==> config.mk <==
export PLATFORM = sky130hd
export DESIGN_NAME = dmc_top
export DESIGN_NICKNAME = dmc_top
export VERILOG_FILES = /design/flow/design.v
export SDC_FILE = /design/flow/constraint.sdc
export NUM_CORES = 4
export LEC_CHECK = 0
export CAP_MARGIN = 20
export CORE_MARGIN = 2
export CORE_UTILIZATION = 40
export SLEW_MARGIN = 20
==> constraint.sdc <==
create_clock -name core_clock -period 5.0 [get_ports {clk_i}]
set_input_delay 1.0000 -clock core_clock [delete_from_list [all_inputs] [get_ports {clk_i}]]
set_output_delay 1.0000 -clock core_clock [all_outputs]
set_load 0.01 [all_outputs]
==> design.v <==
module DirectMappedCache #( parameter       BLOCK_SIZE = 32,
                            parameter       NUM_OF_BLOCKS_PER_LINE = 4,
                            parameter       NUM_OF_CACHE_LINES = 4,
                            parameter       ADDRESS_SIZE = 32
                            )
(
input rst_n_i, clk_i, read_i, write_i, write_line_i, read_line_i,
input [ADDRESS_SIZE - 1: 0] address_i,
input [BLOCK_SIZE - 1: 0] data_i,
input [NUM_OF_BLOCKS_PER_LINE*BLOCK_SIZE - 1 : 0] line_i,  
output reg [BLOCK_SIZE - 1: 0] data_o,
output reg [NUM_OF_BLOCKS_PER_LINE*BLOCK_SIZE - 1 : 0] line_o,
output reg [ADDRESS_SIZE - 1: 0]                        address_o,
output reg hit_o, read_flush_o, read_fetch_o, write_flush_o, write_fetch_o
);
reg rst_n_reg, read_reg, write_reg, write_line_reg, read_line_reg;
reg [ADDRESS_SIZE - 1: 0] address_reg;
reg [BLOCK_SIZE - 1: 0] data_i_reg;
reg [NUM_OF_BLOCKS_PER_LINE*BLOCK_SIZE - 1 : 0] line_i_reg;
localparam BLOCK_OFFSET_LENGTH = $clog2(NUM_OF_BLOCKS_PER_LINE);
localparam INDEX_LENGTH = $clog2(NUM_OF_CACHE_LINES);
localparam TAG_LENGTH = ADDRESS_SIZE - BLOCK_OFFSET_LENGTH - INDEX_LENGTH;
localparam DIRTY_BIT = 1'b1;  
localparam VALID_BIT = 1'b1;  
localparam CACHE_LINE_LENGTH = DIRTY_BIT + VALID_BIT + TAG_LENGTH + NUM_OF_BLOCKS_PER_LINE * BLOCK_SIZE;
localparam DIRTY_BIT_INDEX = CACHE_LINE_LENGTH - 1;
localparam VALID_BIT_INDEX = CACHE_LINE_LENGTH - 1 - DIRTY_BIT;
localparam TAG_INDEX = CACHE_LINE_LENGTH -1 - DIRTY_BIT - VALID_BIT;
wire [BLOCK_OFFSET_LENGTH - 1: 0] block_offset;
wire [INDEX_LENGTH - 1: 0] index;
wire [TAG_LENGTH - 1: 0] tag;
reg  [CACHE_LINE_LENGTH - 1: 0] cache [NUM_OF_CACHE_LINES - 1: 0];  
integer i;
assign index = address_reg[INDEX_LENGTH + BLOCK_OFFSET_LENGTH - 1 -: INDEX_LENGTH];
assign block_offset = address_reg[BLOCK_OFFSET_LENGTH - 1 -: BLOCK_OFFSET_LENGTH];
assign tag = address_reg[ADDRESS_SIZE - 1 -: TAG_LENGTH];
always @(posedge clk_i) begin
     rst_n_reg <= rst_n_i;
     read_reg <= read_i;
     write_reg <= write_i;
     write_line_reg <= write_line_i;
     read_line_reg <= read_line_i;
     address_reg <= address_i;
     data_i_reg <= data_i;
     line_i_reg <= line_i;
end
always @(posedge clk_i ) begin  
    if(!rst_n_reg) begin
        hit_o <= 0;
        read_flush_o <= 0;
        read_fetch_o <= 0;
        write_flush_o <= 0;
        write_fetch_o <= 0;
        for(i = 0; i < NUM_OF_CACHE_LINES; i = i + 1) begin
            cache[i][VALID_BIT_INDEX] <= 0;
        end
    end
    hit_o <= 0;
    read_flush_o <= 0;
    read_fetch_o <= 0;
    write_flush_o <= 0;
    write_fetch_o <= 0;
    if(read_reg) begin 
        if(cache[index][VALID_BIT_INDEX] && cache[index][TAG_INDEX -: TAG_LENGTH] == tag) begin
            hit_o <= 1;
            data_o <= cache[index][block_offset*BLOCK_SIZE + BLOCK_SIZE - 1 -: BLOCK_SIZE];
        end
        else if(cache[index][VALID_BIT_INDEX] && cache[index][DIRTY_BIT_INDEX] && !(cache[index][TAG_INDEX -: TAG_LENGTH] == tag)) begin
            read_flush_o <= 1;
        end
        else if(cache[index][VALID_BIT_INDEX] && !cache[index][DIRTY_BIT_INDEX] && !(cache[index][TAG_INDEX -: TAG_LENGTH] == tag)) begin
            read_fetch_o <= 1;
        end
        else if(!cache[index][VALID_BIT_INDEX]) begin
            read_fetch_o <= 1;
        end
    end
    if(write_reg) begin
        if(cache[index][VALID_BIT_INDEX] && cache[index][TAG_INDEX -: TAG_LENGTH] == tag) begin
            hit_o <= 1;
            read_flush_o <= 0;
            read_fetch_o <= 0;
            write_flush_o <= 0;
            write_fetch_o <= 0;
            cache[index][ DIRTY_BIT_INDEX ] <= 1;
            cache[index][ block_offset*BLOCK_SIZE + BLOCK_SIZE - 1 -: BLOCK_SIZE] <= data_i_reg;
        end
        else if(cache[index][VALID_BIT_INDEX] && cache[index][DIRTY_BIT_INDEX] && !(cache[index][TAG_INDEX -: TAG_LENGTH] == tag)) begin
            hit_o <= 0;
            read_flush_o <= 0;
            read_fetch_o <= 0;
            write_flush_o <= 1;
            write_fetch_o <= 0;
        end
        else if(cache[index][VALID_BIT_INDEX] && !cache[index][DIRTY_BIT_INDEX] && !(cache[index][TAG_INDEX -: TAG_LENGTH] == tag)) begin
            hit_o <= 0;
            read_flush_o <= 0;
            read_fetch_o <= 0;
            write_flush_o <= 0;
            write_fetch_o <= 1;
        end
        else if(!cache[index][VALID_BIT_INDEX]) begin
            hit_o <= 0;
            read_flush_o <= 0;
            read_fetch_o <= 0;
            write_flush_o <= 0;
            write_fetch_o <= 1;
        end
        else begin
            hit_o <= 0;
            read_flush_o <= 0;
            read_fetch_o <= 0;
            write_flush_o <= 0;
            write_fetch_o <= 0;
        end
    end
    if(write_line_reg) begin
        cache[index] <= {1'b0, 1'b1, tag, line_i_reg};
    end
    if(read_line_reg) begin
        hit_o <= 1;
        read_flush_o <= 0;
        read_fetch_o <= 0;
        write_flush_o <= 0;
        write_fetch_o <= 0;
        line_o <= cache[index][(TAG_INDEX - TAG_LENGTH) -: NUM_OF_BLOCKS_PER_LINE*BLOCK_SIZE];
        address_o <= { cache[index][ TAG_INDEX -: TAG_LENGTH ], index, {BLOCK_OFFSET_LENGTH{1'b0}}};
    end
end
endmodule
module DMC_Controller #(
                            parameter       BLOCK_SIZE = 32,
                            parameter       NUM_OF_BLOCKS_PER_LINE = 4,
                            parameter       NUM_OF_CACHE_LINES = 4,
                            parameter       ADDRESS_SIZE = 32
)
(
input                                                   clk_i,
input                                                   rst_n_i,
input                                                   write_i,
input                                                   read_i,
input                                                   hit_i,
input                                                   start_from_CPU_i,
input                                                   read_flush_i,
input                                                   read_fetch_i,
input                                                   write_flush_i,
input                                                   write_fetch_i,
input       [ADDRESS_SIZE - 1: 0]                       address_from_CPU_i,
input       [ADDRESS_SIZE - 1: 0]                       address_from_cache_i,
input       [BLOCK_SIZE - 1: 0]                         data_from_CPU_i,
input       [BLOCK_SIZE - 1: 0]                         data_from_cache_i,
input       [BLOCK_SIZE - 1: 0]                         data_from_memory_i,
input       [NUM_OF_BLOCKS_PER_LINE*BLOCK_SIZE - 1: 0]  line_i,
output  reg [BLOCK_SIZE - 1: 0]                         data_to_CPU_o,
output  reg [BLOCK_SIZE - 1: 0]                         data_to_cache_o,
output  reg [BLOCK_SIZE - 1: 0]                         data_to_memory_o,
output  reg [NUM_OF_BLOCKS_PER_LINE*BLOCK_SIZE - 1: 0]  line_o,
output  reg [ADDRESS_SIZE - 1: 0]                       address_to_cache_o,
output  reg [ADDRESS_SIZE - 1: 0]                       address_to_memory_o,
output  reg                                             ready_to_CPU_o,
output  reg                                             mem_read_o,
output  reg                                             mem_write_o,
output  reg                                             read_o,
output  reg                                             read_line_o,
output  reg                                             write_o,
output  reg                                             write_line_o
        );
localparam HIT = 0;
localparam READ_FLUSH = 1;
localparam READ_FETCH = 2;
localparam WRITE_FLUSH = 3;
localparam WRITE_FETCH = 4;
localparam READY = 0;
localparam READ = 1;
localparam READ_RESPONSE = 2;
localparam WRITE = 3;
localparam WRITE_RESPONSE = 4;
localparam FLUSH_CACHE_LINE = 5;
localparam READ_LINE = 6;
localparam WRITE_TO_MEM = 7;
localparam READ_FROM_MEM = 8;
localparam WAIT_MEM_READ = 9;
localparam RECEIVE_FROM_MEM = 10;
localparam WRITE_LINE = 11;
reg [$clog2(NUM_OF_BLOCKS_PER_LINE): 0] block_count;
reg [NUM_OF_BLOCKS_PER_LINE*BLOCK_SIZE - 1: 0] local_line;
reg [ADDRESS_SIZE - 1: 0] address_reg, address_from_cache_reg;
reg [BLOCK_SIZE - 1: 0] data_from_CPU_reg, data_from_cache_reg;
reg read_reg, write_reg;
reg [5:0] state;
wire [4:0] response;  
wire [ADDRESS_SIZE - 1: 0] line_address = {address_reg[ADDRESS_SIZE - 1: $clog2(NUM_OF_BLOCKS_PER_LINE)], {$clog2(NUM_OF_BLOCKS_PER_LINE){1'b0}}};
integer i;
always@(posedge clk_i) begin
    if(!rst_n_i) begin
        state <= READY;
        ready_to_CPU_o <= 0;
        mem_read_o <= 0;
        mem_write_o <= 0;
        read_o <= 0;
        read_line_o <= 0;
        write_o <= 0;
        write_line_o <= 0;
    end
    else
    case(state)
        READY: begin
            data_to_CPU_o <= data_from_cache_reg;  
            ready_to_CPU_o <= 1;
            if(start_from_CPU_i) begin
                address_reg <= address_from_CPU_i;
                data_from_CPU_reg <= data_from_CPU_i;
                read_reg <= read_i;
                write_reg <= write_i;
                ready_to_CPU_o <= 0;
                block_count <= 0;
                if(read_i) begin
                    state <= READ;
                end
                else if(write_i) begin
                    state <= WRITE;
                end
                else begin  
                    state <= READY;
                    $display("START RECEIEVED FROM CPU WITH NO INSTRUCTION");
                end
            end
        end
        READ: begin
            read_o <= 1;
            address_to_cache_o <= address_reg;
            state <= READ_RESPONSE;
            write_line_o <= 0;
        end
        READ_RESPONSE: begin
            read_o <= 0;
            if(hit_i == 1) begin
                data_from_cache_reg <= data_from_cache_i;
                state <= READY;
            end
            else if(read_flush_i == 1) begin
                state <= FLUSH_CACHE_LINE;
            end
            else if(read_fetch_i == 1) begin
                state <= READ_FROM_MEM;
            end
            else begin
                state <= READ_RESPONSE;
            end
        end
        WRITE: begin
            data_to_cache_o <= data_from_CPU_reg;
            write_o <= 1;
            address_to_cache_o <= address_reg;
            write_line_o <= 0;
            state <= WRITE_RESPONSE;
        end
        WRITE_RESPONSE: begin
            write_o <= 0;
            if(hit_i == 1) begin
                state <= READY;
            end
            else if(write_flush_i == 1) begin
                state <= FLUSH_CACHE_LINE;
            end
            else if(write_fetch_i == 1) begin
                state <= READ_FROM_MEM;
            end
            else begin
                state <= WRITE_RESPONSE;
            end
        end
        FLUSH_CACHE_LINE: begin
            address_to_cache_o <= address_reg;
            read_line_o <= 1;
            state <= READ_LINE;
        end
        READ_LINE: begin
            read_line_o <= 0;
            if(hit_i == 1) begin
                local_line <= line_i;
                address_from_cache_reg <= address_from_cache_i;
                state <= WRITE_TO_MEM;
            end
        end
        WRITE_TO_MEM: begin
            block_count <= block_count + 1;
            if(block_count < NUM_OF_BLOCKS_PER_LINE) begin  
                mem_write_o <= 1;
                data_to_memory_o <= local_line[block_count*BLOCK_SIZE + BLOCK_SIZE  - 1 -: BLOCK_SIZE];   
                address_to_memory_o <= (address_from_cache_reg + block_count);
            end
            else begin
                block_count <= 0;
                mem_write_o <= 0;
                state <= READ_FROM_MEM;
            end
        end
        READ_FROM_MEM: begin
            mem_read_o <= 1;
            address_to_memory_o <= (line_address + block_count);
            state <= WAIT_MEM_READ;
        end
        WAIT_MEM_READ: begin
            mem_read_o <= 0;
            state <= RECEIVE_FROM_MEM;
        end
        RECEIVE_FROM_MEM: begin
            if(block_count < NUM_OF_BLOCKS_PER_LINE)
                local_line[(block_count * BLOCK_SIZE) + BLOCK_SIZE - 1 -: BLOCK_SIZE]  <= data_from_memory_i;
            block_count <= block_count + 1;
            if(block_count < NUM_OF_BLOCKS_PER_LINE) begin
                state <= READ_FROM_MEM;
            end
            else begin
                block_count <= 0;
                state <= WRITE_LINE;
            end
        end
        WRITE_LINE: begin
            line_o <= local_line;
            write_line_o <= 1;
            address_to_cache_o <= address_reg;
            if(read_reg) begin
                state <= READ;
            end
            else if(write_reg) begin
                state <= WRITE;
            end
            else begin
                $display("GOT TO WRITE_LINE WITH INVALID INSTRUCTION");
                state <= READY;
            end
        end
    endcase
end
endmodule
module dmc_top (
    input         clk_i,
    input         rst_n_i,
    input         start_i,
    input         read_i,
    input         write_i,
    input  [31:0] address_i,
    input  [31:0] data_i,
    output [31:0] data_o,
    output        ready_o,
    output        mem_read_o,
    output        mem_write_o,
    output [31:0] mem_address_o,
    output [31:0] mem_data_o,
    input  [31:0] mem_data_i
);
localparam BLOCK_SIZE = 32;
localparam NUM_OF_BLOCKS_PER_LINE = 4;
localparam NUM_OF_CACHE_LINES = 4;
localparam ADDRESS_SIZE = 32;
localparam LINE_SIZE = NUM_OF_BLOCKS_PER_LINE * BLOCK_SIZE;
wire hit, read_flush, read_fetch, write_flush, write_fetch;
wire cache_read, cache_write, cache_read_line, cache_write_line;
wire [BLOCK_SIZE - 1: 0]   data_from_cache, data_to_cache;
wire [ADDRESS_SIZE - 1: 0] address_from_cache, address_to_cache;
wire [LINE_SIZE - 1: 0]    line_from_cache, line_to_cache;
DMC_Controller #(.BLOCK_SIZE(BLOCK_SIZE), .NUM_OF_BLOCKS_PER_LINE(NUM_OF_BLOCKS_PER_LINE),
                 .NUM_OF_CACHE_LINES(NUM_OF_CACHE_LINES), .ADDRESS_SIZE(ADDRESS_SIZE)) controller (
    .clk_i(clk_i),
    .rst_n_i(rst_n_i),
    .write_i(write_i),
    .read_i(read_i),
    .hit_i(hit),
    .start_from_CPU_i(start_i),
    .read_flush_i(read_flush),
    .read_fetch_i(read_fetch),
    .write_flush_i(write_flush),
    .write_fetch_i(write_fetch),
    .address_from_CPU_i(address_i),
    .address_from_cache_i(address_from_cache),
    .data_from_CPU_i(data_i),
    .data_from_cache_i(data_from_cache),
    .data_from_memory_i(mem_data_i),
    .line_i(line_from_cache),
    .data_to_CPU_o(data_o),
    .data_to_cache_o(data_to_cache),
    .data_to_memory_o(mem_data_o),
    .line_o(line_to_cache),
    .address_to_cache_o(address_to_cache),
    .address_to_memory_o(mem_address_o),
    .ready_to_CPU_o(ready_o),
    .mem_read_o(mem_read_o),
    .mem_write_o(mem_write_o),
    .read_o(cache_read),
    .read_line_o(cache_read_line),
    .write_o(cache_write),
    .write_line_o(cache_write_line)
);
DirectMappedCache #(.BLOCK_SIZE(BLOCK_SIZE), .NUM_OF_BLOCKS_PER_LINE(NUM_OF_BLOCKS_PER_LINE),
                    .NUM_OF_CACHE_LINES(NUM_OF_CACHE_LINES), .ADDRESS_SIZE(ADDRESS_SIZE)) cache (
    .rst_n_i(rst_n_i),
    .clk_i(clk_i),
    .read_i(cache_read),
    .write_i(cache_write),
    .write_line_i(cache_write_line),
    .read_line_i(cache_read_line),
    .address_i(address_to_cache),
    .data_i(data_to_cache),
    .line_i(line_to_cache),
    .data_o(data_from_cache),
    .line_o(line_from_cache),
    .address_o(address_from_cache),
    .hit_o(hit),
    .read_flush_o(read_flush),
    .read_fetch_o(read_fetch),
    .write_flush_o(write_flush),
    .write_fetch_o(write_fetch)
);
endmodule
==> run.sh <==
#!/bin/bash
# the make line also repeats each setting of config.mk as NAME=value (left out here)
make -C /OpenROAD-flow-scripts/flow DESIGN_CONFIG=/design/flow/config.mk WORK_HOME=/design/flow/orfs CLKGATE_MAP_FILE= finish
==> deck_impl_summary.md, run 1 <==
Implementation Results

Power
  – Cell Pwr Density: 403 nW/um2
  – Peak supply drop: 0.000261 V
  – Combinational gate power: 0.523 mW
  – Comb pwr share: 1.9%
  – Flop pwr share: 52.9%
  – Leading power group: sequential cells
  – Switching Fraction: 20.0%
  – Seq group: 14.4 mW
  – Power share of the clock group: 45.2%
  – Cell Int Power: 21.7 mW
  – Pleak: 22.6 nW
  – Clock Power: 12.3 mW
  – Switching pwr: 5.43 mW

Min path
  – Hold/Removal Path Class: register to register
  – Hold_sp: controller.line_o[100]$_DFFE_PP_
  – Hold EP: cache.line_i_reg[100]$_DFF_P_
  – WHS Path Cells: 0

Clock tree
  – Setup Fix Bufs, Post-CTS: 0
  – CTS tree: built
  – Maximum buffer depth of the clock tree: 3
  – Clock root buffer: clkbuf_16
  – Clk latency late pin: 0.78 ns
  – CTS resizes: 0
  – CTS clk-pin slew, worst paths: 0.06 ns
  – CTS Buf Count: 164
  – CTS sink count: 1590
  – Hold-fix buffers, CTS: 0
  – CTS HTree Levels: 4

Global route
  – First-pass GRT wire length: 207000 um
  – Grt ovf: 0
  – Vias in the first global route: 28600
  – Initial antenna violation count: 5
  – Largest net degree at the start of global routing: 129
  – GRT Util Overall: 19.7%

Critical path
  – CP max stage delay: 0.75 ns
  – Critical path origin: cache.address_reg[2]$_DFF_P_
  – Critical Path Stages: 7
  – Crit-path max FO: 32
  – FF-to-FF End: cache.cache[2][121]$_DFFE_PP_
  – Crit-path slowest cell: dfxtp_4
  – Critical path endpoint category: register
  – Delay-heaviest family, CP: simple AND/OR/NAND/NOR gates
  – WP data arrival: 4.50 ns
  – R2R setup slack: 0.88 ns
  – Required @ worst endpoint: 5.38 ns
  – CP endpoint: cache.cache[2][121]$_DFFE_PP_
  – Setup CP Type: register to register
  – R2R cell count: 7
  – WP buf/inv: 1
  – Startpoint Class: register
  – Crit-path cells: mux4_2 -> xnor2_1 -> nand4_1 -> nor4_4 -> nand4_4 -> a211oi_4 -> buf_4
  – Worst r2r src: cache.address_reg[2]$_DFF_P_

Yosys
  – Synth Seq Share: 79.5%
  – Yosys top cell by area: edfxtp_1
  – Comb area leader: multiplexers
  – Flops after synth: 1590
  – Syn Area/Cell: 19.9 um2
  – Mux frac, synth: 10.7%
  – Synth warnings: 2
  – Top cells by count: 1365 x edfxtp_1, 225 x dfxtp_1, 218 x mux4_2
  – Number of cells in Yosys stat: 2870
  – Syn Inst Count: 2870
  – Async S/R FF share, synth: 0%
  – Area fraction in xor and xnor cells: 0.991%
  – EDFF count, synth: 1365
  – Cell area after synthesis: 57200 um2
  – Most frequent cell after synthesis: edfxtp_1
  – Cell area leaders: edfxtp_1 72%, mux4_2 8.6%, dfxtp_1 7.9%
  – Dominant cell area share: 71.7%
  – Fa+ha+maj area frac: 0.131%
  – Dominant flop cell: edfxtp_1
  – Yosys aoi share: 4.42%
  – Mapped Nets: 2977
  – Yosys chip area: 57200 um2
  – Yosys cell types: 59
  – Synth Area in Simple Gates: 3.09%

Layout
  – Nets: 3279
  – Post-route cell area: 67400 um2
  – FILL cells: 11600
  – Multi-input gate area: 11300 um2
  – Register area: 45500 um2
  – Area grow syn2layout: 17.8%

Placed design
  – Pre-CTS setup slack: 0.841 ns
  – Placer Congestion: 0.779
  – Placed cell area: 62000 um2
  – Port Buffers: 199
  – DP HPWL: 85700 um

Detailed routing
  – Vias: 28400
  – Post-route ant nets: 0
  – DRC errors left: 0
  – Post-DR vias/cell: 5.45
  – Iter 0 DRT Violations: 2861
  – DR pass1 iterations: 6
  – Diodes inserted: 0
  – Detailed Route WL: 144000 um
  – WL per Instance: 27.6 um

Timing
  – Final hold vios: 0
  – Max-slew violations: 0
  – Maximum clock frequency: 243 MHz
  – Final worst slack: 0.879 ns
  – Crit share post-route: 82.4%
  – RSZ-0062 raised after global routing: false
  – Period minus WS final: 4.12 ns
  – Final setup fails: 0
  – Tightest Pin Transition: 1.19 ns
  – Rel. slew slack: 20.6%
  – Worst Skew: 0.0286 ns

Floorplanning
  – Core Footprint: 142000 um2
  – Die width: 382 um
  – Floorplan utilization: 40.4%
  – Io pins: 200
  – # rows: 138
  – Die ar.: 146000 um2
  – Die height: 382 um

Run
  – Max-cap violations: 0
  – OpenROAD warnings: 34

Run status
  – Status: finished clean
through the flow:
stage | TNS [ns] | util (%) | hold WS (ns) | instances | total power [mW]
after floorplan | -18.50 | - | 0.323 | 2870 | 14.9
after global placement | 0 | 43.7 | 0.324 | 4896 | 15.2
after detailed placement | 0 | 43.7 | 0.327 | 4896 | 15.2
after CTS | 0 | 47.5 | 0.318 | 5203 | 27.4
after global routing | 0 | 47.5 | 0.320 | 5203 | 27.9
final | 0 | 47.5 | 0.317 | 5203 | 27.1
layer usage:
metal | track usage [%] | up-vias | wire length (um)
met4 | 4.89 | 6 | 2780
met3 | 3.77 | 200 | 9690
met5 | 0 | - | 34
li1 | - | 12100 | -
met1 | 27.4 | 15000 | 61500
met2 | 31.9 | 1042 | 69800
layout make-up:
type	instances	share of cell area (%)
repair buffers	281	4.04
flip-flops and latches	1590	67.5
well taps	1890	3.51
clock buffers	243	7.11
clock inverters	64	0.963
multi-input cells	1119	16.8
inverters	16	0.0891
==> run 2: changes to the inputs <==
CELL_PAD_IN_SITES_DETAIL_PLACEMENT = 2   (was not set)
clock period = 5.3 ns   (was 5.0 ns; I/O delays follow)
==> run 2 against run 1 <==
Against the previous run: still clean on timing, DRC and antenna; worst hold slack improved by 0.013 ns; combinational power increased by 2%; sequential cell count unchanged; routed wire length increased by 34%; cell area about the same; sequential power decreased by 6%; final cell count about the same.
==> deck_impl_summary.md, run 2 <==
Implementation Results

Layout
  – Final Util: 47.5%
  – Register area: 45500 um2
  – Nets: 3274
  – Area grow syn2layout: 17.8%
  – Multi-input gate area: 11300 um2
  – FILL cells: 12500
  – Post-route cell area: 67400 um2

Clock tree
  – CTS Buf Count: 163
  – CTS HTree Levels: 4
  – Maximum buffer depth of the clock tree: 3
  – CTS tree: built
  – CTS resizes: 0
  – Setup Fix Bufs, Post-CTS: 0
  – CTS clk-pin slew, worst paths: 0.07 ns
  – Clk latency late pin: 0.81 ns
  – Hold-fix buffers, CTS: 0
  – CTS sink count: 1590
  – Clock root buffer: clkbuf_16

Timing
  – Period minus WS final: 4.76 ns
  – Final hold vios: 0
  – Final setup fails: 0
  – Final setup TNS: 0 ns
  – Max-slew violations: 0
  – WHS: 0.330 ns
  – Worst Skew: 0.0431 ns
  – Crit share post-route: 89.8%
  – RSZ-0062 raised after global routing: false
  – Tightest Pin Transition: 1.19 ns
  – Rel. slew slack: 20.7%
  – Maximum clock frequency: 210 MHz

Critical path
  – WP buf/inv: 2
  – CP endpoint: controller.local_line[32]$_DFFE_PP_
  – CP max stage delay: 0.81 ns
  – Critical path endpoint category: register
  – Startpoint Class: register
  – Worst r2r src: controller.block_count[0]$_SDFFCE_PP0P_
  – Delay-heaviest family, CP: buffers and inverters
  – R2R setup slack: 0.54 ns
  – Setup CP Type: register to register
  – Crit-path max FO: 38
  – R2R cell count: 10
  – FF-to-FF End: controller.local_line[32]$_DFFE_PP_
  – Crit-path slowest cell: buf_4
  – Critical Path Stages: 10
  – Crit-path cells: buf_4 -> ha_1 -> xor2_1 -> nor2_1 -> ha_1 -> o211a_1 -> nand2_2 -> buf_4 -> mux2i_1 -> a21oi_1
  – WP data arrival: 5.25 ns
  – Required @ worst endpoint: 5.79 ns
  – Critical path origin: controller.block_count[0]$_SDFFCE_PP0P_

Placed design
  – DP HPWL: 117000 um
  – Placed cell area: 62000 um2
  – Placer Congestion: 0.775
  – Port Buffers: 199

Global route
  – First-pass GRT wire length: 273000 um
  – GRT Util Overall: 26.5%
  – Initial antenna violation count: 10
  – Vias in the first global route: 33900
  – Grt ovf: 0
  – Largest net degree at the start of global routing: 193

Yosys
  – EDFF count, synth: 1365
  – Most frequent cell after synthesis: edfxtp_1
  – Top cells by count: 1365 x edfxtp_1, 225 x dfxtp_1, 218 x mux4_2
  – Async S/R FF share, synth: 0%
  – Cell area after synthesis: 57200 um2
  – Area fraction in xor and xnor cells: 0.991%
  – Fa+ha+maj area frac: 0.131%
  – Yosys cell types: 59
  – Syn Inst Count: 2870
  – Synth Seq Share: 79.5%
  – Dominant cell area share: 71.7%
  – Yosys aoi share: 4.42%
  – Flops after synth: 1590
  – Syn Area/Cell: 19.9 um2
  – Mux frac, synth: 10.7%
  – Number of cells in Yosys stat: 2870
  – Dominant flop cell: edfxtp_1
  – Synth warnings: 2
  – Mapped Nets: 2977
  – Cell area leaders: edfxtp_1 72%, mux4_2 8.6%, dfxtp_1 7.9%
  – Yosys top cell by area: edfxtp_1
  – Synth Area in Simple Gates: 3.09%
  – Comb area leader: multiplexers
  – Yosys chip area: 57200 um2

Min path
  – Hold_sp: controller.line_o[119]$_DFFE_PP_
  – Hold EP: cache.line_i_reg[119]$_DFF_P_
  – WHS Path Cells: 0
  – Hold/Removal Path Class: register to register

Floorplanning
  – Core Footprint: 142000 um2
  – Die height: 382 um
  – Die width: 382 um
  – Floorplan utilization: 40.4%
  – Io pins: 200
  – # rows: 138
  – Die ar.: 146000 um2

Detailed routing
  – DRC errors left: 0
  – Post-DR vias/cell: 5.91
  – Vias: 30700
  – Post-route ant nets: 0
  – Diodes inserted: 0
  – Detailed Route WL: 193000 um
  – Iter 0 DRT Violations: 3480
  – WL per Instance: 37.2 um
  – DR pass1 iterations: 6

Power
  – Final Power: 25.8 mW
  – Cell Int Power: 20.2 mW
  – Pleak: 22.6 nW
  – Clock Power: 11.7 mW
  – Switching pwr: 5.60 mW
  – Flop pwr share: 52.4%
  – Combinational gate power: 0.534 mW
  – Power share of the clock group: 45.5%
  – Seq group: 13.5 mW
  – Peak supply drop: 0.000306 V
  – Switching Fraction: 21.7%
  – Leading power group: sequential cells
  – Cell Pwr Density: 383 nW/um2
  – Comb pwr share: 2.1%

Run
  – Max-cap violations: 0
  – OpenROAD warnings: 31

Run status
  – Status: finished clean
run 2: per-layer routing:
metal	routed length [um]	track usage, %	vias up
li1	-	-	12100
met1	72500	32.6	16600
met2	99200	46.1	1578
met3	14200	5.69	458
met4	7310	9.76	10
met5	60	0	-
run 2: metrics by stage:
stage / worst slack, ns / std cells
floorplan: 0.228 / 2870
CTS: 0.655 / 5199
finish: 0.539 / 5199
global placement: 1.06 / 4891
detailed placement: 0.731 / 4892
global route: 0.502 / 5199
run 2: final cells by class:
class                   count  share of cell area [%]
flip-flops and latches   1590                    67.6
multi-input cells        1119                    16.8
clock buffers             227                    6.82
repair buffers            277                    4.12
well taps                1890                    3.51
clock inverters            80                    1.13
inverters                  16                  0.0891
==> run 3: changes to the inputs <==
ABC_AREA = 1   (was not set)
CAP_MARGIN = 10   (was 20)
CELL_PAD_IN_SITES_DETAIL_PLACEMENT = 1   (was 2)
CELL_PAD_IN_SITES_GLOBAL_PLACEMENT = 2   (was not set)
CORE_ASPECT_RATIO = 0.73   (was not set)
CORE_UTILIZATION = 69   (was 40)
CTS_CLUSTER_SIZE = 98   (was not set)
GPL_TIMING_DRIVEN = 0   (was not set)
HOLD_SLACK_MARGIN = 0.09   (was not set)
MAX_ROUTING_LAYER = met5   (was not set)
SETUP_SLACK_MARGIN = 1.37   (was not set)
clock period = 5.0 ns   (was 5.3 ns; I/O delays follow)
==> run 3 against run 2 <==
Against the previous run: the flow now stops in global placement without I/O; synthesized area increased by 1.6%; die size down 41%; synthesized cell count rose by 48%.
==> deck_impl_summary.md, run 3 <==
Physical Implementation Snapshot

Yosys
  – Mux frac, synth: 0.121%
  – Fa+ha+maj area frac: 0.129%
  – Comb area leader: simple AND/OR/NAND/NOR gates
  – Mapped Nets: 4364
  – Cell area after synthesis: 58100 um2
  – Synth warnings: 2
  – EDFF count, synth: 1365
  – Most frequent cell after synthesis: edfxtp_1
  – Synth Seq Share: 78.3%
  – Async S/R FF share, synth: 0%
  – Yosys chip area: 58100 um2
  – Dominant flop cell: edfxtp_1
  – Number of cells in Yosys stat: 4257
  – Yosys cell types: 48
  – Yosys top cell by area: edfxtp_1
  – Area fraction in xor and xnor cells: 0.422%
  – Syn Inst Count: 4257
  – Dominant cell area share: 70.6%
  – Synth Area in Simple Gates: 11.2%
  – Flops after synth: 1590
  – Yosys aoi share: 7.04%
  – Syn Area/Cell: 13.6 um2
  – Top cells by count: 1365 x edfxtp_1, 823 x nand2_1, 425 x nand3_1
  – Cell area leaders: edfxtp_1 71%, dfxtp_1 7.8%, nand2_1 5.3%

Floorplanning
  – Die ar.: 86600 um2
  – # rows: 90
  – Die height: 252 um
  – Die width: 344 um
  – Floorplan utilization: 70.0%
  – Core Footprint: 83000 um2

Run status
  – First Err: [ERROR GPL-0301] Utilization 102.796 % exceeds 100%.
  – Status: aborted with a tool error
  – Halt Stage: global placement without I/O
==> run 4: changes to the inputs <==
CAP_MARGIN = 0   (was 10)
CELL_PAD_IN_SITES_DETAIL_PLACEMENT = 2   (was 1)
CTS_CLUSTER_SIZE = 78   (was 98)
MAX_ROUTING_LAYER = met4   (was met5)
==> run 4 against run 3 <==
Against the previous run: the run again fails in global placement without I/O; synthesized cell count is the same; synthesized area stayed put; die size unchanged.
==> deck_impl_summary.md, run 4 <==
Physical Implementation Snapshot

Yosys
  – Synth Seq Share: 78.3%
  – Top cells by count: 1365 x edfxtp_1, 823 x nand2_1, 425 x nand3_1
  – Yosys chip area: 58100 um2
  – Flops after synth: 1590
  – Synth Area in Simple Gates: 11.2%
  – Yosys top cell by area: edfxtp_1
  – Mux frac, synth: 0.121%
  – Cell area after synthesis: 58100 um2
  – Mapped Nets: 4364
  – Number of cells in Yosys stat: 4257
  – Yosys cell types: 48
  – Fa+ha+maj area frac: 0.129%
  – Syn Area/Cell: 13.6 um2
  – Most frequent cell after synthesis: edfxtp_1
  – Async S/R FF share, synth: 0%
  – Yosys aoi share: 7.04%
  – Dominant cell area share: 70.6%
  – Synth warnings: 2
  – Area fraction in xor and xnor cells: 0.422%
  – Syn Inst Count: 4257
  – Comb area leader: simple AND/OR/NAND/NOR gates
  – Dominant flop cell: edfxtp_1
  – Cell area leaders: edfxtp_1 71%, dfxtp_1 7.8%, nand2_1 5.3%
  – EDFF count, synth: 1365

Floorplanning
  – Die height: 252 um
  – Core Footprint: 83000 um2
  – # rows: 90
  – Floorplan utilization: 70.0%
  – Die width: 344 um
  – Die ar.: 86600 um2

Run status
  – Halt Stage: global placement without I/O
  – Status: aborted with a tool error
  – First Err: [ERROR GPL-0301] Utilization 102.796 % exceeds 100%.
==> run 5: changes to the inputs <==
ABC_AREA = not set   (was 1)
CAP_MARGIN = 10   (was 0)
CELL_PAD_IN_SITES_DETAIL_PLACEMENT = not set   (was 2)
CELL_PAD_IN_SITES_GLOBAL_PLACEMENT = not set   (was 2)
CORE_ASPECT_RATIO = 0.81   (was 0.73)
CTS_CLUSTER_DIAMETER = 325   (was not set)
CTS_CLUSTER_SIZE = 20   (was 78)
GPL_TIMING_DRIVEN = not set   (was 0)
HOLD_SLACK_MARGIN = 0.05   (was 0.09)
MAX_ROUTING_LAYER = not set   (was met4)
MIN_ROUTING_LAYER = met1   (was not set)
PLACE_DENSITY_LB_ADDON = 0.02   (was not set)
SETUP_SLACK_MARGIN = 0.31   (was 1.37)
SLEW_MARGIN = 10   (was 20)
TNS_END_PERCENT = 40   (was not set)
clock period = 2.33 ns   (was 5.0 ns; I/O delays follow)
==> run 5 against run 4 <==
Against the previous run: now fails the layout checks on negative setup slack; synthesized cell count shrank 33%; synthesized area shrank 1.5%; die size shrank 1.5%.
==> deck_impl_summary.md, run 5 <==
Implementation Results

Power
  – Cell Int Power: 38.7 mW
  – Pleak: 22.8 nW
  – Combinational gate power: 1.26 mW
  – Switching Fraction: 19.8%
  – Comb pwr share: 2.6%
  – Final Power: 48.3 mW
  – Flop pwr share: 63.6%
  – Peak supply drop: 0.000742 V
  – Switching pwr: 9.58 mW
  – Leading power group: sequential cells
  – Cell Pwr Density: 721 nW/um2
  – Clock Power: 16.3 mW
  – Seq group: 30.7 mW
  – Power share of the clock group: 33.8%

Layout
  – FILL cells: 4018
  – Nets: 3431
  – Post-Layout Cell Count: 4512
  – Multi-input gate area: 11400 um2
  – Post-route cell area: 67000 um2
  – Register area: 45500 um2
  – Area grow syn2layout: 17.2%

Timing
  – Final setup fails: 935
  – Maximum clock frequency: 300 MHz
  – WHS: 0.333 ns
  – Crit share post-route: 143%
  – Final worst slack: -1.01 ns
  – Period minus WS final: 3.34 ns
  – Final hold vios: 0
  – Rel. slew slack: 26.0%
  – Worst Skew: 0.0250 ns
  – Tightest Pin Transition: 1.11 ns
  – RSZ-0062 raised after global routing: true
  – Final setup TNS: -612.20 ns
  – Max-slew violations: 0

Detailed routing
  – DRC errors left: 0
  – Met3 wire length: 18400 um
  – DR WL met2: 71900 um
  – DR pass1 iterations: 8
  – Post-route ant nets: 0
  – Detailed Route WL: 152000 um
  – WL per Instance: 33.7 um
  – Routed met1 length: 55600 um
  – Post-DR vias/cell: 6.79
  – Iter 0 DRT Violations: 4744
  – Topmost layer with routed signal wires: met5
  – Vias: 30600

Yosys
  – Syn Area/Cell: 19.9 um2
  – Mapped Nets: 2977
  – Cell area after synthesis: 57200 um2
  – Yosys chip area: 57200 um2
  – Area fraction in xor and xnor cells: 0.991%
  – Flops after synth: 1590
  – Mux frac, synth: 10.7%
  – Syn Inst Count: 2870
  – Synth Seq Share: 79.5%
  – EDFF count, synth: 1365
  – Dominant flop cell: edfxtp_1
  – Synth warnings: 2
  – Cell area leaders: edfxtp_1 72%, mux4_2 8.6%, dfxtp_1 7.9%
  – Async S/R FF share, synth: 0%
  – Most frequent cell after synthesis: edfxtp_1
  – Yosys cell types: 59
  – Comb area leader: multiplexers
  – Yosys aoi share: 4.42%
  – Fa+ha+maj area frac: 0.131%
  – Yosys top cell by area: edfxtp_1
  – Synth Area in Simple Gates: 3.09%
  – Number of cells in Yosys stat: 2870
  – Dominant cell area share: 71.7%
  – Top cells by count: 1365 x edfxtp_1, 225 x dfxtp_1, 218 x mux4_2

Floorplanning
  – Core Footprint: 82500 um2
  – # rows: 95
  – Die ar.: 85200 um2
  – Die height: 263 um
  – Die width: 324 um
  – Floorplan utilization: 69.3%
  – Io pins: 200

Min path
  – Hold_sp: data_i[6]
  – Hold/Removal Path Class: input pin to register
  – WHS Path Cells: 1
  – Hold EP: controller.data_from_CPU_reg[6]$_DFFE_PP_

Critical path
  – Setup CP Type: register to register
  – Critical path endpoint category: register
  – Crit-path slowest cell: mux4_2
  – Startpoint Class: register
  – Crit-path cells: buf_12 -> buf_12 -> mux4_2 -> xnor2_2 -> nand4_1 -> nor4_4 -> buf_4 -> nand4_4 -> buf_12 -> a211oi_4 -> buf_6 -> buf_16
  – CP max stage delay: 0.55 ns
  – Crit-path max FO: 11
  – FF-to-FF End: cache.cache[3][40]$_DFFE_PP_
  – R2R setup slack: -1.01 ns
  – Cell mode on critical path: buf_12
  – Delay-heaviest family, CP: buffers and inverters
  – WP data arrival: 3.72 ns
  – Required @ worst endpoint: 2.72 ns
  – Critical Path Stages: 12
  – Critical path origin: cache.address_reg[2]$_DFF_P_
  – Worst r2r src: cache.address_reg[2]$_DFF_P_
  – R2R cell count: 12
  – CP endpoint: cache.cache[3][40]$_DFFE_PP_
  – WP buf/inv: 6

Clock tree
  – Hold-fix buffers, CTS: 0
  – CTS clk-pin slew, worst paths: 0.08 ns
  – Clock root buffer: clkbuf_16
  – Maximum buffer depth of the clock tree: 3
  – Clk latency late pin: 0.68 ns
  – CTS Buf Count: 89
  – CTS sink count: 1590
  – CTS HTree Levels: 3
  – CTS tree: built

Global route
  – Largest net degree at the start of global routing: 161
  – GRT Util Overall: 35.0%
  – First-pass GRT wire length: 209000 um
  – Vias in the first global route: 30100
  – Grt ovf: 0
  – Initial antenna violation count: 4

Run
  – Max-cap violations: 0
  – OpenROAD warnings: 35

Placed design
  – Placed cell area: 62900 um2
  – Placed Cells: 4277
  – Port Buffers: 199
  – Placer Congestion: 0.850
  – DP HPWL: 89900 um

Run status
  – Status: complete, but fails checks
  – Layout Check Fails: negative setup slack
[run 5: final cells by class]
class                           instances  share of cell area [%]
Sequential cell                      1590                    67.9
Multi-Input combinational cell       1119                    17.0
Timing Repair Buffer                  508                    9.02
Clock buffer                          160                    3.82
Tap cell                             1115                    2.08
Inverter                               16                  0.0896
Clock inverter                          3                  0.0541
Antenna cell                            1                 0.00373
[run 5: stage by stage]
step                      setup WS (ns)  util [%]
after global placement           -0.948      76.3
after global routing              -1.09      81.2
after detailed placement         -0.977      76.3
final                             -1.01      81.2
after CTS                        -0.909      80.3
after floorplan                   -2.18         -
[run 5: per-layer routing]
layer / vias up / track usage (%)
li1: 12400 / -
met1: 15700 / 52.0
met2: 2259 / 54.1
met3: 343 / 6.53
met4: 2 / 11.0
met5: - / 0
[run 5: what timing repair did]
| item | 4_1_cts | 5_1_grt |
|---|---|---|
| resized | 47 | 35 |
| setup endpoints to repair | 1315 | 1426 |
| buffers inserted | 26 | 16 |
| pin swaps | 11 | 9 |
| cloned | 12 | 17 |
==> run 6: changes to the inputs <==
CAP_MARGIN = 20   (was 10)
CORE_ASPECT_RATIO = not set   (was 0.81)
CORE_UTILIZATION = 72   (was 69)
CTS_CLUSTER_DIAMETER = not set   (was 325)
CTS_CLUSTER_SIZE = 29   (was 20)
HOLD_SLACK_MARGIN = 0.28   (was 0.05)
MIN_ROUTING_LAYER = not set   (was met1)
PLACE_DENSITY = 0.37   (was not set)
PLACE_DENSITY_LB_ADDON = not set   (was 0.02)
SETUP_SLACK_MARGIN = 0.3   (was 0.31)
SLEW_MARGIN = 20   (was 10)
TNS_END_PERCENT = not set   (was 40)
clock period = 2.87 ns   (was 2.33 ns; I/O delays follow)
==> run 6 against run 5 <==
Against the previous run: still fails the layout checks on negative setup slack; synthesized area unchanged; sequential cell count is the same; worst setup slack better by 0.50 ns; largest cell class unchanged.
==> deck_impl_summary.md, run 6 <==
Implementation Results

Run status
  – Status: complete, but fails checks
  – Layout Check Fails: negative setup slack

Power
  – Comb pwr share: 2.3%
  – Power share of the clock group: 43.7%
  – Peak supply drop: 0.000729 V
  – Cell Pwr Density: 669 nW/um2
  – Combinational gate power: 1.04 mW
  – Cell Int Power: 36.5 mW
  – Flop pwr share: 54.0%
  – Pleak: 23.8 nW
  – Leading power group: sequential cells
  – Seq group: 25.0 mW
  – Switching Fraction: 21.2%
  – Switching pwr: 9.79 mW
  – Clock Power: 20.2 mW

Critical path
  – Worst r2r src: cache.address_reg[2]$_DFF_P_
  – Startpoint Class: register
  – Crit-path slowest cell: mux4_2
  – CP max stage delay: 0.55 ns
  – CP endpoint: cache.cache[1][29]$_DFFE_PP_
  – Setup CP Type: register to register
  – WP buf/inv: 8
  – Crit-path cells: buf_12 -> mux4_2 -> xnor2_2 -> buf_4 -> nand4_4 -> nor4_4 -> buf_4 -> buf_6 -> nand4_1 -> buf_6 -> buf_6 -> a21oi_4 -> buf_12 -> clkbuf_16
  – Delay-heaviest family, CP: buffers and inverters
  – FF-to-FF End: cache.cache[1][29]$_DFFE_PP_
  – Crit-path max FO: 10
  – R2R setup slack: -0.50 ns
  – Critical path endpoint category: register
  – WP data arrival: 3.84 ns
  – Cell mode on critical path: buf_6
  – R2R cell count: 14
  – Required @ worst endpoint: 3.33 ns
  – Critical path origin: cache.address_reg[2]$_DFF_P_
  – Critical Path Stages: 14

Yosys
  – Synth Area in Simple Gates: 3.09%
  – Synth Seq Share: 79.5%
  – Mux frac, synth: 10.7%
  – Yosys cell types: 59
  – Yosys chip area: 57200 um2
  – EDFF count, synth: 1365
  – Flops after synth: 1590
  – Yosys aoi share: 4.42%
  – Syn Area/Cell: 19.9 um2
  – Most frequent cell after synthesis: edfxtp_1
  – Number of cells in Yosys stat: 2870
  – Yosys top cell by area: edfxtp_1
  – Dominant cell area share: 71.7%
  – Cell area after synthesis: 57200 um2
  – Synth warnings: 2
  – Syn Inst Count: 2870
  – Top cells by count: 1365 x edfxtp_1, 225 x dfxtp_1, 218 x mux4_2
  – Cell area leaders: edfxtp_1 72%, mux4_2 8.6%, dfxtp_1 7.9%
  – Async S/R FF share, synth: 0%
  – Comb area leader: multiplexers
  – Fa+ha+maj area frac: 0.131%
  – Dominant flop cell: edfxtp_1
  – Area fraction in xor and xnor cells: 0.991%
  – Mapped Nets: 2977

Min path
  – Hold EP: cache.line_i_reg[80]$_DFF_P_
  – Hold/Removal Path Class: register to register
  – Hold_sp: controller.line_o[80]$_DFFE_PP_
  – WHS Path Cells: 0

Timing
  – Crit share post-route: 118%
  – Final hold vios: 0
  – Period minus WS final: 3.37 ns
  – Worst Skew: 0.0398 ns
  – Tightest Pin Transition: 1.16 ns
  – RSZ-0062 raised after global routing: true
  – Final worst slack: -0.504 ns
  – Max-slew violations: 0
  – Maximum clock frequency: 296 MHz
  – Final setup fails: 680
  – Rel. slew slack: 22.8%

Detailed routing
  – DR pass1 iterations: 9
  – Post-DR vias/cell: 7.26
  – DRC errors left: 0
  – Vias: 32700
  – WL per Instance: 39.1 um
  – Post-route ant nets: 0
  – Detailed Route WL: 176000 um
  – Iter 0 DRT Violations: 5707

Clock tree
  – CTS HTree Levels: 4
  – Maximum buffer depth of the clock tree: 3
  – CTS sink count: 1590
  – CTS clk-pin slew, worst paths: 0.06 ns
  – Clock root buffer: clkbuf_16
  – CTS tree: built
  – CTS Buf Count: 150
  – Clk latency late pin: 0.77 ns
  – Hold-fix buffers, CTS: 0

Layout
  – Post-route cell area: 69200 um2
  – Nets: 3436
  – Area grow syn2layout: 20.9%
  – Post-Layout Cell Count: 4509

Placed design
  – Placer Congestion: 0.864
  – Placed Cells: 4137
  – DP HPWL: 91900 um
  – Port Buffers: 199
  – Placed cell area: 62400 um2
  – Pre-CTS setup slack: -0.413 ns

Floorplanning
  – Die ar.: 81700 um2
  – Floorplan utilization: 72.5%
  – Die height: 286 um
  – Io pins: 200
  – Die width: 286 um
  – Core Footprint: 78900 um2
  – # rows: 103

Global route
  – Grt ovf: 0
  – First-pass GRT wire length: 229000 um
  – Vias in the first global route: 32300
  – Largest net degree at the start of global routing: 135
  – GRT Util Overall: 40.4%
  – Initial antenna violation count: 7

Run
  – OpenROAD warnings: 44
  – Max-cap violations: 0
==> run 6: metrics by stage <==
stage | util, % | hold slack [ns] | TNS [ns] | total power [mW]
2_1_floorplan | - | 0.323 | -509.52 | 25.9
3_3_place_gp | 79.2 | 0.323 | -152.54 | 26.4
3_5_place_dp | 79.2 | 0.327 | -172.38 | 26.4
4_1_cts | 86.5 | 0.329 | -178.19 | 45.8
5_1_grt | 87.7 | 0.340 | -290.45 | 46.9
6_report | 87.7 | 0.330 | -239.21 | 46.3
==> run 6: area by class of cell <==
cell class                      count  area, um2
Tap cell                         1050       1310
Multi-Input combinational cell   1119      11600
Clock inverter                     63        599
Inverter                           16       73.8
Antenna cell                        2       5.00
Sequential cell                  1590      45500
Clock buffer                      217       4310
Timing Repair Buffer              452       5710
Fill cell                        2918       9690
==> run 6: per-layer routing <==
| metal | part of all wire, % | vias up | track usage [%] | routed length (um) |
|---|---|---|---|---|
| met3 | 14 | 807 | 10.6 | 24300 |
| li1 | - | 12400 | - | - |
| met2 | 48 | 3169 | 65.3 | 85200 |
| met1 | 30 | 16300 | 52.1 | 53500 |
| met4 | 7.4 | 12 | 19.4 | 13000 |
| met5 | 0.045 | - | 0 | 80 |
==> run 6: repair_timing <==
item | in CTS | in global routing
buffers inserted | 29 | 24
endpoints found under the setup margin | 827 | 783
hold endpoints to repair | 0 | 0
resized | 62 | 38
pin swaps | 5 | 2
gates cloned | 15 | 22
==> run 7: changes to the inputs <==
CTS_CLUSTER_SIZE = 41   (was 29)
HOLD_SLACK_MARGIN = not set   (was 0.28)
PLACE_DENSITY = not set   (was 0.37)
clock period = 2.33 ns   (was 2.87 ns; I/O delays follow)
==> run 7 against run 6 <==
Against the previous run: the layout still fails its checks (negative setup slack); core utilization is 2.5 points higher; sequential share of layout area is 1.8 points lower; die size stayed put; clock power is 33% higher; clock skew is 0.0048 ns higher; routed wire length is 11% higher; count of clock-buffer cells in the layout is 4 lower; worst setup slack worse by 0.76 ns; maximum frequency is 6.2% lower; largest cell class unchanged; highest routed layer unchanged.
==> deck_impl_summary.md, run 7 <==
Implementation Results

Run status
  – Status: complete, but fails checks
  – Layout Check Fails: negative setup slack

Timing
  – Maximum clock frequency: 278 MHz
  – WHS: 0.238 ns
  – Final setup fails: 855
  – Final hold vios: 0
  – Rel. slew slack: 26.1%
  – Worst Skew: 0.0446 ns
  – Crit share post-route: 154%
  – Max-slew violations: 0
  – Tightest Pin Transition: 1.11 ns
  – Period minus WS final: 3.60 ns
  – RSZ-0062 raised after global routing: true
  – Final worst slack: -1.27 ns

Floorplanning
  – Core Footprint: 78900 um2
  – Die ar.: 81700 um2
  – Die height: 286 um
  – Floorplan utilization: 72.5%
  – # rows: 103
  – Die width: 286 um
  – Io pins: 200

Run
  – OpenROAD warnings: 40
  – Max-cap violations: 0

Yosys
  – Cell area after synthesis: 57200 um2
  – Mux frac, synth: 10.7%
  – Comb area leader: multiplexers
  – Yosys cell types: 59
  – Dominant cell area share: 71.7%
  – Top cells by count: 1365 x edfxtp_1, 225 x dfxtp_1, 218 x mux4_2
  – Synth Seq Share: 79.5%
  – Syn Area/Cell: 19.9 um2
  – Async S/R FF share, synth: 0%
  – Mapped Nets: 2977
  – Cell area leaders: edfxtp_1 72%, mux4_2 8.6%, dfxtp_1 7.9%
  – EDFF count, synth: 1365
  – Synth warnings: 2
  – Flops after synth: 1590
  – Fa+ha+maj area frac: 0.131%
  – Yosys top cell by area: edfxtp_1
  – Synth Area in Simple Gates: 3.09%
  – Area fraction in xor and xnor cells: 0.991%
  – Dominant flop cell: edfxtp_1
  – Yosys aoi share: 4.42%
  – Most frequent cell after synthesis: edfxtp_1
  – Number of cells in Yosys stat: 2870
  – Yosys chip area: 57200 um2
  – Syn Inst Count: 2870

Clock tree
  – CTS tree: built
  – CTS Buf Count: 150
  – Clock root buffer: clkbuf_16
  – CTS HTree Levels: 4
  – CTS sink count: 1590
  – CTS clk-pin slew, worst paths: 0.07 ns
  – Maximum buffer depth of the clock tree: 3
  – Clk latency late pin: 0.79 ns

Power
  – Switching Fraction: 21.6%
  – Power share of the clock group: 45.5%
  – Peak supply drop: 0.000760 V
  – Comb pwr share: 2.4%
  – Flop pwr share: 52.1%
  – Seq group: 30.8 mW
  – Leading power group: sequential cells
  – Final Power: 59.1 mW
  – Switching pwr: 12.8 mW
  – Combinational gate power: 1.44 mW
  – Cell Int Power: 46.3 mW
  – Pleak: 24.8 nW
  – Clock Power: 26.9 mW
  – Cell Pwr Density: 830 nW/um2

Critical path
  – Delay-heaviest family, CP: buffers and inverters
  – Critical Path Stages: 13
  – Crit-path slowest cell: mux4_2
  – Worst r2r src: cache.address_reg[2]$_DFF_P_
  – Required @ worst endpoint: 2.82 ns
  – Crit-path cells: buf_12 -> buf_12 -> mux4_2 -> xnor2_2 -> nand4_2 -> nor4_4 -> buf_4 -> buf_6 -> buf_4 -> a21oi_4 -> nor2_4 -> buf_12 -> clkbuf_16
  – R2R setup slack: -1.27 ns
  – Critical path origin: cache.address_reg[2]$_DFF_P_
  – WP data arrival: 4.08 ns
  – Startpoint Class: register
  – FF-to-FF End: cache.cache[0][65]$_DFFE_PP_
  – WP buf/inv: 7
  – Setup CP Type: register to register
  – Critical path endpoint category: register
  – CP endpoint: cache.cache[0][65]$_DFFE_PP_
  – Cell mode on critical path: buf_12
  – CP max stage delay: 0.59 ns
  – R2R cell count: 13
  – Crit-path max FO: 7

Global route
  – Vias in the first global route: 33000
  – Routing usage on met1: 51.1%
  – Largest net degree at the start of global routing: 136
  – Initial antenna violation count: 14
  – GR Layer Usage met3: 9.31%
  – Met2 Track Usage GR: 67.0%
  – Grt ovf: 0
  – GRT Util Overall: 40.5%
  – First-pass GRT wire length: 231000 um
  – Most used routing layer: met2

Layout
  – Register area: 45500 um2
  – Post-route cell area: 71100 um2
  – Nets: 3562
  – Multi-input gate area: 11700 um2
  – Area grow syn2layout: 24.4%
  – FILL cells: 2456

Detailed routing
  – Detailed Route WL: 196000 um
  – DRC errors left: 0
  – Vias: 35100
  – DR pass1 iterations: 8
  – Post-route ant nets: 0
  – WL per Instance: 42.3 um
  – Iter 0 DRT Violations: 6404
  – Post-DR vias/cell: 7.55

Placed design
  – Placed cell area: 63400 um2
  – Port Buffers: 199
  – Placer Congestion: 0.846
  – DP HPWL: 90800 um

Min path
  – Hold EP: controller.data_from_CPU_reg[9]$_DFFE_PP_
  – Hold_sp: data_i[9]
  – WHS Path Cells: 1
  – Hold/Removal Path Class: input pin to register
-- run 7: repair_timing --
| item | CTS | global route |
|---|---|---|
| buffers inserted | 8 | 50 |
| resized | 31 | 95 |
| pin swaps | 3 | 7 |
| hold buffers | 0 | 0 |
| setup endpoints to repair | 1108 | 1198 |
| gates cloned | 3 | 57 |
-- run 7: stage by stage --
step	setup WS [ns]	cells	TNS, ns	utilization [%]
final	-1.27	4640	-753.20	90.2
after global routing	-1.32	4635	-790.98	90.2
after CTS	-0.920	4527	-564.31	87.4
after detailed placement	-0.948	4235	-554.39	80.4
after global placement	-0.886	4235	-518.10	80.4
after floorplan	-2.18	2870	-927.83	-
-- run 7: final cells by class --
class                      count  area share (%)
antenna                        6          0.0211
tap                         1050            1.85
clock buffer                 213            6.10
multi-input combinational   1119            16.4
timing repair buffer         578            10.3
clock inverter                68            1.24
inverter                      16           0.104
sequential                  1590            64.0
-- run 7: per-layer routing --
layer	vias up	wire (um)
li1	12700	-
met1	17000	55500
met2	4097	91200
met3	1236	30700
met4	14	18700
met5	-	218
==> run 8: changes to the inputs <==
CAP_MARGIN = 5   (was 20)
HOLD_SLACK_MARGIN = 0.29   (was not set)
PLACE_DENSITY_LB_ADDON = 0.0   (was not set)
SETUP_SLACK_MARGIN = 0.33   (was 0.3)
==> run 8 against run 7 <==
Against the previous run: the layout still fails its checks (negative setup slack); combinational power about the same; first-iteration DRC count decreased by 2.6%; clock power shrank 5%; maximum frequency up 4.5%; worst setup slack better by 0.15 ns; routed wire length down 5.2%; non-clock buffer count is 5 higher; largest power group unchanged; highest routed layer unchanged.
==> deck_impl_summary.md, run 8 <==
Implementation Results

Clock tree
  – CTS clk-pin slew, worst paths: 0.07 ns
  – CTS sink count: 1590
  – CTS tree: built
  – Clk latency late pin: 0.77 ns
  – Maximum buffer depth of the clock tree: 3
  – CTS Buf Count: 148
  – CTS HTree Levels: 4
  – Clock root buffer: clkbuf_16

Critical path
  – Required @ worst endpoint: 2.79 ns
  – CP max stage delay: 0.54 ns
  – WP data arrival: 3.91 ns
  – Critical path origin: cache.address_reg[2]$_DFF_P_
  – Setup CP Type: register to register
  – WP buf/inv: 7
  – R2R cell count: 13
  – Worst r2r src: cache.address_reg[2]$_DFF_P_
  – Delay-heaviest family, CP: buffers and inverters
  – CP endpoint: cache.cache[1][54]$_DFFE_PP_
  – FF-to-FF End: cache.cache[1][54]$_DFFE_PP_
  – Crit-path max FO: 7
  – Startpoint Class: register
  – Critical path endpoint category: register
  – Crit-path slowest cell: mux4_2
  – Critical Path Stages: 13
  – R2R setup slack: -1.11 ns
  – Crit-path cells: buf_4 -> buf_16 -> mux4_2 -> xnor2_1 -> nand4_1 -> nor4_4 -> buf_4 -> nand4_1 -> buf_6 -> a21oi_4 -> buf_12 -> buf_6 -> buf_8

Power
  – Pleak: 24.3 nW
  – Combinational gate power: 1.47 mW
  – Switching Fraction: 21.1%
  – Leading power group: sequential cells
  – Cell Pwr Density: 823 nW/um2
  – Flop pwr share: 53.3%
  – Switching pwr: 12.2 mW
  – Power share of the clock group: 44.2%
  – Cell Int Power: 45.6 mW
  – Peak supply drop: 0.000715 V
  – Final Power: 57.8 mW
  – Seq group: 30.8 mW
  – Clock Power: 25.5 mW
  – Comb pwr share: 2.6%

Placed design
  – Port Buffers: 199
  – Placer Congestion: 0.888
  – Placed Cells: 4233
  – DP HPWL: 91400 um

Timing
  – Crit share post-route: 148%
  – Rel. slew slack: 28.2%
  – Final hold vios: 0
  – Final setup fails: 996
  – Worst Skew: 0.0376 ns
  – Maximum clock frequency: 290 MHz
  – Max-slew violations: 0
  – Period minus WS final: 3.44 ns
  – RSZ-0062 raised after global routing: true
  – Final worst slack: -1.11 ns
  – Tightest Pin Transition: 1.08 ns

Floorplanning
  – Floorplan utilization: 72.5%
  – Core Footprint: 78900 um2
  – # rows: 103
  – Die height: 286 um
  – Die ar.: 81700 um2
  – Io pins: 200
  – Die width: 286 um

Detailed routing
  – DRC errors left: 0
  – Post-route ant nets: 0
  – Detailed Route WL: 186000 um
  – Iter 0 DRT Violations: 6237
  – Vias: 34300
  – WL per Instance: 40.1 um
  – Post-DR vias/cell: 7.41
  – DR pass1 iterations: 8

Yosys
  – Syn Inst Count: 2870
  – Dominant flop cell: edfxtp_1
  – Yosys aoi share: 4.42%
  – Mux frac, synth: 10.7%
  – EDFF count, synth: 1365
  – Fa+ha+maj area frac: 0.131%
  – Synth Seq Share: 79.5%
  – Yosys cell types: 59
  – Area fraction in xor and xnor cells: 0.991%
  – Cell area leaders: edfxtp_1 72%, mux4_2 8.6%, dfxtp_1 7.9%
  – Syn Area/Cell: 19.9 um2
  – Cell area after synthesis: 57200 um2
  – Number of cells in Yosys stat: 2870
  – Synth Area in Simple Gates: 3.09%
  – Yosys chip area: 57200 um2
  – Dominant cell area share: 71.7%
  – Comb area leader: multiplexers
  – Mapped Nets: 2977
  – Most frequent cell after synthesis: edfxtp_1
  – Async S/R FF share, synth: 0%
  – Flops after synth: 1590
  – Synth warnings: 2
  – Top cells by count: 1365 x edfxtp_1, 225 x dfxtp_1, 218 x mux4_2
  – Yosys top cell by area: edfxtp_1

Min path
  – Hold_sp: data_i[10]
  – Hold/Removal Path Class: input pin to register
  – WHS Path Cells: 1
  – Hold EP: controller.data_from_CPU_reg[10]$_DFFE_PP_

Global route
  – Largest net degree at the start of global routing: 130
  – Vias in the first global route: 34500
  – Initial antenna violation count: 1
  – First-pass GRT wire length: 242000 um
  – Grt ovf: 0
  – GRT Util Overall: 42.7%

Layout
  – FILL cells: 2638
  – Nets: 3565
  – Final Util: 89.1%
  – Multi-input gate area: 11700 um2
  – Register area: 45500 um2
  – Post-Layout Cell Count: 4633
  – Area grow syn2layout: 22.8%

Run
  – Max-cap violations: 0
  – OpenROAD warnings: 45

Run status
  – Status: complete, but fails checks
  – Layout Check Fails: negative setup slack
-- run 8: what timing repair did --
item / CTS / global route
endpoints found under the hold margin: 57 / 0
resized: 44 / 38
hold buffers: 57 / 0
pin swaps: 3 / 7
gates cloned: 12 / 20
endpoints found under the setup margin: 1130 / 1486
setup buffers: 25 / 11
-- run 8: final cells by class --
cell class,instances,share of cell area [%]
tap,1050,1.87
multi-input combinational,1119,16.7
clock inverter,54,0.916
inverter,16,0.105
clock buffer,220,6.18
sequential,1590,64.8
timing repair buffer,583,9.42
antenna,1,0.00356
-- run 8: layer usage --
layer | GRT usage [%] | vias up | routed length (um)
li1 | - | 12700 | -
met1 | 51.6 | 16800 | 53800
met2 | 70.0 | 3762 | 89300
met3 | 11.0 | 1065 | 26100
met4 | 26.4 | 4 | 16600
met5 | 0 | - | 100
-- run 8: through the flow --
stage | hold WS, ns | TNS (ns) | cell area (um2) | setup WS, ns
finish | 0.289 | -687.68 | 70200 | -1.11
global route | 0.284 | -747.34 | 70200 | -1.18
CTS | 0.293 | -558.44 | 69500 | -0.901
detailed placement | 0.327 | -522.11 | 63300 | -0.936
global placement | 0.324 | -471.76 | 63300 | -0.879
floorplan | 0.323 | -928.25 | 58300 | -2.18
==> run 9: changes to the inputs <==
CAP_MARGIN = 10   (was 5)
CORE_ASPECT_RATIO = 0.81   (was not set)
CORE_UTILIZATION = 62   (was 72)
CTS_CLUSTER_DIAMETER = 325   (was not set)
CTS_CLUSTER_SIZE = 20   (was 41)
HOLD_SLACK_MARGIN = 0.05   (was 0.29)
MIN_ROUTING_LAYER = met1   (was not set)
PLACE_DENSITY_LB_ADDON = not set   (was 0.0)
SETUP_SLACK_MARGIN = -0.45   (was 0.33)
SLEW_MARGIN = 10   (was 20)
TNS_END_PERCENT = 40   (was not set)
clock period = 6.81 ns   (was 2.33 ns; I/O delays follow)
==> run 9 against run 8 <==
Against the previous run: the run now finishes clean; routed wire length fell by 28%; clock power fell by 78%; power fell by 71%; first-iteration DRC count fell by 45%; die size rose by 16%; critical path depth fell by 6; non-clock buffer count fell by 323; clock skew fell by 0.014 ns; final cell count fell by 5.6%; synthesized cell count did not move.
==> deck_impl_summary.md, run 9 <==
Implementation Results

Run status
  – Status: finished clean

Clock tree
  – Clock root buffer: clkbuf_16
  – CTS Buf Count: 89
  – CTS clk-pin slew, worst paths: 0.09 ns
  – CTS sink count: 1590
  – Maximum buffer depth of the clock tree: 3
  – CTS HTree Levels: 3
  – CTS tree: built
  – CTS resizes: 0
  – Setup Fix Bufs, Post-CTS: 0
  – Clk latency late pin: 0.69 ns
  – Hold-fix buffers, CTS: 0

Detailed routing
  – Post-route ant nets: 0
  – Post-DR vias/cell: 6.41
  – WL per Instance: 30.8 um
  – Met3 wire length: 12100 um
  – DR WL met2: 62700 um
  – DRC errors left: 0
  – Iter 0 DRT Violations: 3429
  – Vias: 28000
  – Topmost layer with routed signal wires: met4
  – Routed met1 length: 56100 um
  – Detailed Route WL: 135000 um
  – DR pass1 iterations: 7

Power
  – Leading power group: sequential cells
  – Switching Fraction: 19.7%
  – Switching pwr: 3.25 mW
  – Flop pwr share: 63.6%
  – Clock Power: 5.63 mW
  – Peak supply drop: 0.000236 V
  – Final Power: 16.5 mW
  – Combinational gate power: 0.380 mW
  – Pleak: 21.1 nW
  – Power share of the clock group: 34.1%
  – Comb pwr share: 2.3%
  – Seq group: 10.5 mW
  – Cell Pwr Density: 260 nW/um2
  – Cell Int Power: 13.3 mW

Critical path
  – WP data arrival: 5.47 ns
  – CP endpoint: cache.cache[1][101]$_DFFE_PP_
  – Startpoint Class: register
  – WP buf/inv: 1
  – FF-to-FF End: cache.cache[1][101]$_DFFE_PP_
  – Crit-path cells: mux4_2 -> xnor2_1 -> nand4_1 -> nor4_4 -> nand4_1 -> a21oi_4 -> buf_4
  – Critical Path Stages: 7
  – Crit-path max FO: 47
  – Delay-heaviest family, CP: simple AND/OR/NAND/NOR gates
  – Cell mode on critical path: nand4_1
  – Critical path endpoint category: register
  – R2R setup slack: 1.71 ns
  – R2R cell count: 7
  – Worst r2r src: cache.address_reg[2]$_DFF_P_
  – CP max stage delay: 1.10 ns
  – Crit-path slowest cell: a21oi_4
  – Required @ worst endpoint: 7.18 ns
  – Critical path origin: cache.address_reg[2]$_DFF_P_
  – Setup CP Type: register to register

Timing
  – Tightest Pin Transition: 1.16 ns
  – Period minus WS final: 5.10 ns
  – Final hold vios: 0
  – Maximum clock frequency: 196 MHz
  – Final setup fails: 0
  – RSZ-0062 raised after global routing: false
  – Rel. slew slack: 22.3%
  – Worst Skew: 0.0241 ns
  – Crit share post-route: 74.9%
  – Max-slew violations: 0

Placed design
  – Placed Cells: 4209
  – Placed cell area: 60900 um2
  – Placer Congestion: 0.798
  – DP HPWL: 82300 um
  – Port Buffers: 199

Floorplanning
  – Die height: 277 um
  – Core Footprint: 91700 um2
  – Die ar.: 94700 um2
  – Die width: 342 um
  – Io pins: 200
  – # rows: 100
  – Floorplan utilization: 62.4%

Yosys
  – Syn Inst Count: 2870
  – Flops after synth: 1590
  – Area fraction in xor and xnor cells: 0.991%
  – Most frequent cell after synthesis: edfxtp_1
  – Dominant cell area share: 71.7%
  – Yosys cell types: 59
  – Async S/R FF share, synth: 0%
  – Fa+ha+maj area frac: 0.131%
  – Syn Area/Cell: 19.9 um2
  – EDFF count, synth: 1365
  – Yosys top cell by area: edfxtp_1
  – Number of cells in Yosys stat: 2870
  – Synth warnings: 2
  – Yosys aoi share: 4.42%
  – Synth Seq Share: 79.5%
  – Cell area after synthesis: 57200 um2
  – Yosys chip area: 57200 um2
  – Mux frac, synth: 10.7%
  – Top cells by count: 1365 x edfxtp_1, 225 x dfxtp_1, 218 x mux4_2
  – Cell area leaders: edfxtp_1 72%, mux4_2 8.6%, dfxtp_1 7.9%
  – Mapped Nets: 2977
  – Comb area leader: multiplexers
  – Dominant flop cell: edfxtp_1
  – Synth Area in Simple Gates: 3.09%

Layout
  – Post-route cell area: 63600 um2
  – Post-Layout Cell Count: 4374
  – Area grow syn2layout: 11.2%
  – Nets: 3183

Min path
  – Hold_sp: controller.line_o[63]$_DFFE_PP_
  – WHS Path Cells: 0
  – Hold/Removal Path Class: register to register
  – Hold EP: cache.line_i_reg[63]$_DFF_P_

Global route
  – First-pass GRT wire length: 194000 um
  – Largest net degree at the start of global routing: 181
  – Initial antenna violation count: 2
  – GRT Util Overall: 28.9%
  – Grt ovf: 0
  – Vias in the first global route: 28000

Run
  – Max-cap violations: 0
  – OpenROAD warnings: 40
run 9: cell type report:
class / instances / area (um2)
clock buffers: 162 / 2630
fillers: 5730 / 28100
clock inverters: 2 / 20.0
flip-flops and latches: 1590 / 45500
diodes: 1 / 2.50
multi-input cells: 1119 / 11300
well taps: 1224 / 1530
repair buffers: 260 / 2520
inverters: 16 / 60.1
run 9: metal layers:
layer,vias to the layer above,track usage (%)
met3,206,5.61
met2,1350,43.9
met4,0,8.12
met1,14600,43.7
met5,-,0
li1,11800,-
run 9: metrics by stage:
stage / hold WS [ns] / worst slack [ns] / utilization (%) / setup TNS, ns
after floorplan: 0.323 / -0.332 / - / -42.56
after global placement: 0.324 / 1.79 / 66.4 / 0
after detailed placement: 0.327 / 1.69 / 66.5 / 0
after CTS: 0.341 / 1.66 / 69.3 / 0
after global routing: 0.347 / 1.34 / 69.3 / 0
final: 0.339 / 1.71 / 69.3 / 0
No activity file was given, so power comes from the tool's default toggle rates.
